// CORDICNCO
module CORDICNCO (
    clk_i,
    rst_i,
    val_i,
    phase_inc_i,
    cos_o,
    sin_o,
    val_o
    );
export LEC_CHECK = 0
export ABC_AREA = 1
export CAP_MARGIN = 15
export CELL_PAD_IN_SITES_GLOBAL_PLACEMENT = 0
export CORE_MARGIN = 2
export CORE_UTILIZATION = 72
export CTS_CLUSTER_DIAMETER = 60
export CTS_CLUSTER_SIZE = 24
export GPL_ROUTABILITY_DRIVEN = 1
export MAX_ROUTING_LAYER = met4
export PLACE_DENSITY_LB_ADDON = 0.04
export SETUP_SLACK_MARGIN = 0.74
export SLEW_MARGIN = 15
export TNS_END_PERCENT = 85
create_clock -name core_clock -period 2.5 [get_ports {clk_i}]
run.sh (not shown) runs the stock make flow with config.mk's settings and CLKGATE_MAP_FILE=.
The starting point stopped in 5_1_grt, error GRT-0232.
Then changed:
- ABC_AREA: 1 -> default
- CAP_MARGIN: 15 -> 10
- CORE_ASPECT_RATIO: default -> 1.03
- CTS_CLUSTER_DIAMETER: 60 -> 267
- PLACE_DENSITY: default -> 0.35
- PLACE_DENSITY_LB_ADDON: 0.04 -> default
- SETUP_SLACK_MARGIN: 0.74 -> 0.07
- SLEW_MARGIN: 15 -> 0
- TNS_END_PERCENT: 85 -> 70
- clock period: 2.5 -> 1.24 ns (I/O delays scaled with it)
After rerunning: Now the flow stopped in 3_5_place_dp. Die size falls by a few percent. Synthesized area fell by a few percent. Synthesized cell count shrinks by a quarter to a third.

========
Setup of run 1:
Starting RTL as in the previous note.
Settings: LEC_CHECK=0, ABC_AREA=1, CAP_MARGIN=15, CORE_MARGIN=2, CORE_UTILIZATION=72, CTS_CLUSTER_DIAMETER=206, CTS_CLUSTER_SIZE=16, SETUP_SLACK_MARGIN=0.88, SLEW_MARGIN=20; clock period 3.08 ns.
For run 1, the flow was terminated by a tool error in global routing (5_1_grt) and produced no final design.
--- input diff run 1..run 2 ---
- changing CORE_UTILIZATION from 72 to 40
- removing ABC_AREA (formerly 1)
- removing CTS_CLUSTER_SIZE (formerly 16)
- changing CTS_CLUSTER_DIAMETER from 206 to 294
- changing CAP_MARGIN from 15 to 20
- setting HOLD_SLACK_MARGIN to 0.18 for the first time
- removing SETUP_SLACK_MARGIN (formerly 0.88)
- changing the clock period (ns, I/O delays scaled along) from 3.08 to 4.0
Run 2 completed end to end with timing, DRC and antenna clean. Number of buffers created by CTS for run 2: about 70% up relative to run 1. Total placed cells including tap cells, run 2 vs run 1: down by more than 10%. Run 2 against run 1; final RePlAce weighted congestion is down by more than 10%. Against run 1, chip area estimate from yosys synthesis in run 2 fell by a few percent. Netlist area before placement (lower): run 2. Post-synthesis average cell area sits higher in run 2 than in run 1. Diff run 1 -> run 2 | die area | up by more than half. Compare run 1 and run 2 | synthesized cell count higher: run 1.

========
The RTL this note starts from:
==> flow/design.v <==
`timescale 1ns / 1ps
module CORDICROT
#(	parameter   ODAT_W	= 16,
	parameter   SHIFT		= 1)
(
	input	Clk_i,
	input	Rst_i,
	input	signed  [ODAT_W-1:0]	X_i,
	input	signed  [ODAT_W-1:0]	Y_i,
	input	Val_i,
	input	Sign_i,
	output	reg	signed	[ODAT_W-1:0]	X_o,
	output	reg	signed	[ODAT_W-1:0]	Y_o,
	output	reg	Val_o
);
    wire    [ODAT_W-1:0]    shiftedInX;
    wire    [ODAT_W-1:0]    shiftedInY;
    assign  shiftedInX    =   X_i >>> SHIFT;
    assign  shiftedInY    =   Y_i >>> SHIFT;
always @(posedge Clk_i) begin
    if (Rst_i) begin
        Val_o	<= 1'b0;
    end else if	(Val_i)	begin
        Val_o	<= Val_i;
    end	else	begin
		Val_o	<=	1'b0;
	end
end
always @(posedge Clk_i) begin
    if (Rst_i) begin
        X_o   <= {ODAT_W{1'b0}};
        Y_o   <= {ODAT_W{1'b0}};
    end else if (Val_i) begin
        if (Sign_i) begin
            X_o   <= X_i + shiftedInY;
            Y_o   <= Y_i - shiftedInX; 
        end else begin
            X_o   <= X_i - shiftedInY;
            Y_o   <= Y_i + shiftedInX;
        end
    end
end
endmodule
module CORDICNCO (
    clk_i,
    rst_i,
    val_i,
    phase_inc_i,
    cos_o,
    sin_o,
    val_o
    );
    parameter                   ODAT_W              = 16;
    parameter                   P_INC_W             = 16;
    parameter                   ITER_NUM            = 16;
    parameter                   EN_SIN_N            = 0;
    localparam  [P_INC_W-1:0]   ANGLE_270_DEGREE    = 3<<(P_INC_W-2);
    localparam  [P_INC_W-1:0]   ANGLE_180_DEGREE    = 1<<(P_INC_W-1);
    localparam  [P_INC_W-1:0]   ANGLE_90_DEGREE     = 1<<(P_INC_W-2);
    localparam [15:0] INIT_VALUE = 16'h4CCC;
    input                           clk_i;
    input                           rst_i;
    input                           val_i;
    input           [P_INC_W-1:0]   phase_inc_i;
    output  reg     [ODAT_W-1:0]    cos_o;
    output  reg     [ODAT_W-1:0]    sin_o;
    output  reg                     val_o;
    wire    [P_INC_W-1:0]           precompAngle[ODAT_W-1:0];
    wire    [ODAT_W-1:0]            x_pipe[ITER_NUM:0];
    wire    [ODAT_W-1:0]            y_pipe[ITER_NUM:0];
    wire    [ITER_NUM:0]            val_pipe;
    reg     [P_INC_W-1:0]           phase_diff_pipe[ITER_NUM-1:0];
    reg     [1:0]                   sc_sign_pipe[ITER_NUM-1:0];
    reg     [P_INC_W-1:0]           phase_accumulator;
    reg     [P_INC_W-1:0]           current_phase;
    reg     [1:0]                   sc_sign_prev;
    reg     [1:0]                   sc_sign;
    reg     [2:0]                   val_sr;
    genvar  g;
    integer i;
    assign  x_pipe[0]   = INIT_VALUE;
    assign  y_pipe[0]   = INIT_VALUE;
    assign  val_pipe[0] = val_sr[2];
always @(posedge clk_i or posedge rst_i) begin
    if (rst_i) begin
        phase_accumulator   <= {P_INC_W{1'b0}};
    end else if (val_i) begin
        phase_accumulator   <= phase_accumulator + phase_inc_i;
    end
end
assign precompAngle [0] = 16'd8190;   
assign precompAngle [1] = 16'd4834;    
assign precompAngle [2] = 16'd2554;    
assign precompAngle [3] = 16'd1296;    
assign precompAngle [4] = 16'd650;     
assign precompAngle [5] = 16'd325;     
assign precompAngle [6] = 16'd162;     
assign precompAngle [7] = 16'd81;     
assign precompAngle [8] = 16'd40;      
assign precompAngle [9] = 16'd20;      
assign precompAngle [10] = 16'd10;     
assign precompAngle [11] = 16'd5;      
assign precompAngle [12] = 16'd2;      
assign precompAngle [13] = 16'd1;      
assign precompAngle [14] = 16'd0;      
assign precompAngle [15] = 16'd0;      
always @(posedge clk_i or posedge rst_i) begin
    if (rst_i) begin
        current_phase   <= {P_INC_W{1'b0}};
        sc_sign         <= 2'b0;
    end else begin
        if (phase_accumulator > ANGLE_270_DEGREE) begin
            current_phase   <= {P_INC_W{1'b0}} - phase_accumulator;
            sc_sign         <= 2'b10;
        end else if (phase_accumulator > ANGLE_180_DEGREE) begin
            current_phase   <= phase_accumulator - ANGLE_180_DEGREE;
            sc_sign         <= 2'b11;
        end else if (phase_accumulator > ANGLE_90_DEGREE) begin
            current_phase   <= ANGLE_180_DEGREE - phase_accumulator;
            sc_sign         <= 2'b01;
        end else begin
            current_phase   <= phase_accumulator;
            sc_sign         <= 2'b00;
        end
    end
end
always @(posedge clk_i or posedge rst_i) begin
    if (rst_i) begin
        val_sr <= 3'b0;
    end else begin
        val_sr <= {val_sr[1:0], val_i};
    end
end
always @(posedge clk_i) begin
    phase_diff_pipe[0]  <= current_phase - precompAngle[0];
    sc_sign_pipe[0]     <= sc_sign;
    for(i=1; i<ITER_NUM; i=i+1) begin
        sc_sign_pipe[i] <= sc_sign_pipe[i-1];
        if (phase_diff_pipe[i-1][P_INC_W-1]) begin
            phase_diff_pipe[i] <= phase_diff_pipe[i-1] + precompAngle[i];
        end else begin
            phase_diff_pipe[i] <= phase_diff_pipe[i-1] - precompAngle[i];
        end
    end
end
generate
    for (g = 0; g < ITER_NUM; g = g + 1) begin : cordic_pipe
        CORDICROT #(
            .ODAT_W     (ODAT_W),
            .SHIFT      (g+1)
        ) cordic_rotation_inst (
            .Clk_i      (clk_i),
            .Rst_i      (rst_i),
            .X_i        (x_pipe[g]),
            .Y_i        (y_pipe[g]),
            .Val_i      (val_pipe[g]),
            .Sign_i     (phase_diff_pipe[g][P_INC_W-1]),
            .X_o        (x_pipe[g+1]),
            .Y_o        (y_pipe[g+1]),
            .Val_o      (val_pipe[g+1])
            );
    end
endgenerate
generate 
    if (EN_SIN_N) begin
        always @(posedge clk_i or posedge rst_i) begin
            if (rst_i) begin
                sin_o       <= {ODAT_W{1'b0}};
            end else begin
                if (sc_sign_prev[1]) begin
                    sin_o   <=  y_pipe[ITER_NUM];
                end else begin
                    sin_o   <= ~y_pipe[ITER_NUM] + {{(ODAT_W-1){1'b0}}, 1'b1};
                end
            end
        end
    end else begin
        always @(posedge clk_i or posedge rst_i) begin
            if (rst_i) begin
                sin_o       <= {ODAT_W{1'b0}};
            end else begin
                if (sc_sign_prev[1]) begin
                    sin_o   <= ~y_pipe[ITER_NUM] + {{(ODAT_W-1){1'b0}}, 1'b1};
                end else begin
                    sin_o   <=  y_pipe[ITER_NUM];
                end
            end
        end
    end
endgenerate
always @(posedge clk_i or posedge rst_i) begin
    if (rst_i) begin
        cos_o           <= {ODAT_W{1'b0}};
        sc_sign_prev    <= 2'b0;
        val_o           <= 1'b0;
    end else begin
        if (sc_sign_prev[0]) begin
            cos_o   <= ~x_pipe[ITER_NUM] + {{(ODAT_W-1){1'b0}}, 1'b1};
        end else begin
            cos_o   <= x_pipe[ITER_NUM];
        end
        sc_sign_prev    <= sc_sign_pipe[ITER_NUM-1];
        val_o           <= val_pipe[ITER_NUM];
    end
end
endmodule
==> flow/config.mk <==
export PLATFORM = sky130hd
export DESIGN_NAME = CORDICNCO
export DESIGN_NICKNAME = CORDICNCO
export VERILOG_FILES = /design/flow/design.v
export SDC_FILE = /design/flow/constraint.sdc
export NUM_CORES = 4
export LEC_CHECK = 0
export CAP_MARGIN = 15
export CELL_PAD_IN_SITES_GLOBAL_PLACEMENT = 0
export CORE_MARGIN = 2
export CORE_UTILIZATION = 72
export CTS_CLUSTER_DIAMETER = 60
export CTS_CLUSTER_SIZE = 24
export GPL_ROUTABILITY_DRIVEN = 1
export MAX_ROUTING_LAYER = met4
export SETUP_SLACK_MARGIN = 0.84
export SLEW_MARGIN = 15
export TNS_END_PERCENT = 85
==> flow/constraint.sdc <==
create_clock -name core_clock -period 3.22 [get_ports {clk_i}]
set_input_delay 0.6440 -clock core_clock [delete_from_list [all_inputs] [get_ports {clk_i}]]
set_output_delay 0.6440 -clock core_clock [all_outputs]
set_load 0.01 [all_outputs]
The starting point produced a layout that fails on setup timing.
Change:
Settings changed: CAP_MARGIN 15 to 20, CELL_PAD_IN_SITES_GLOBAL_PLACEMENT 0 to unset, CORE_UTILIZATION 72 to 67, CTS_CLUSTER_DIAMETER 60 to unset, CTS_CLUSTER_SIZE 24 to unset, GPL_ROUTABILITY_DRIVEN 1 to unset, MAX_ROUTING_LAYER met4 to unset, SETUP_SLACK_MARGIN 0.84 to unset, SLEW_MARGIN 15 to 20, TNS_END_PERCENT 85 to unset.
Clock period 3.22 ns to 3.24 ns, I/O delays scaled along.
After rerunning: The new run ran to the end with violations: setup timing; wire length falls by 18%; die area went up by 7.4%; hold slack improves by 130 ps; final cell count stays flat; maximum frequency fell by 0.42%; total power is lower by 6.4%; global-route usage drops by 6.7 points; setup slack gains 4.7 ps.
Change:
Settings changed: ABC_AREA set to 1, CAP_MARGIN 20 to 15, CORE_UTILIZATION 67 to 72, CTS_CLUSTER_DIAMETER set to 206, CTS_CLUSTER_SIZE set to 16.
Clock period 3.24 ns to 3.08 ns, I/O delays scaled along.
Result:
- This time the run finished with timing, DRC and antenna clean
- non-clock buffer count fell by 229
- cell count rose by 21%
- via count rose by 19%
- clock power fell by 34%
- sequential power rose by about 4%
Change:
Settings changed: ABC_AREA 1 to unset, CAP_MARGIN 15 to 20, CORE_UTILIZATION 72 to 65, CTS_CLUSTER_DIAMETER 206 to unset, CTS_CLUSTER_SIZE 16 to unset.
Clock period 3.08 ns to 3.24 ns, I/O delays scaled along.
=> This time the run completed and failed the layout checks on setup timing. Register-to-register slack degrades by 550 ps. Synthesized cell count decreases by a quarter to a third. Core utilization drops by 1.7 points. Wire length decreases by roughly a tenth. Sequential share of layout area shrinks by 0.46 points.
Change:
Settings changed: CORE_UTILIZATION 65 to 66.
The changed run completed and failed the layout checks on setup timing.
Design area fell by 0.58%.
Area after synthesis is unchanged.
Total power fell by 1.5%.
Fmax rose by 2.0%.
Change:
Settings changed: CORE_UTILIZATION 66 to 64, CTS_CLUSTER_SIZE set to 97.
Clock period 3.24 ns to 3.53 ns, I/O delays scaled along.
The new run ran to the end with violations: setup timing. Critical path depth does not change. Wire length goes down by 3.2%. Power goes down by 9.5%. Worst setup slack improves by 310 ps. Core utilization goes down by 5.1 points. Fmax goes up by 0.50%.
Power figures rest on the tool's default switching activity, not on a simulated workload.
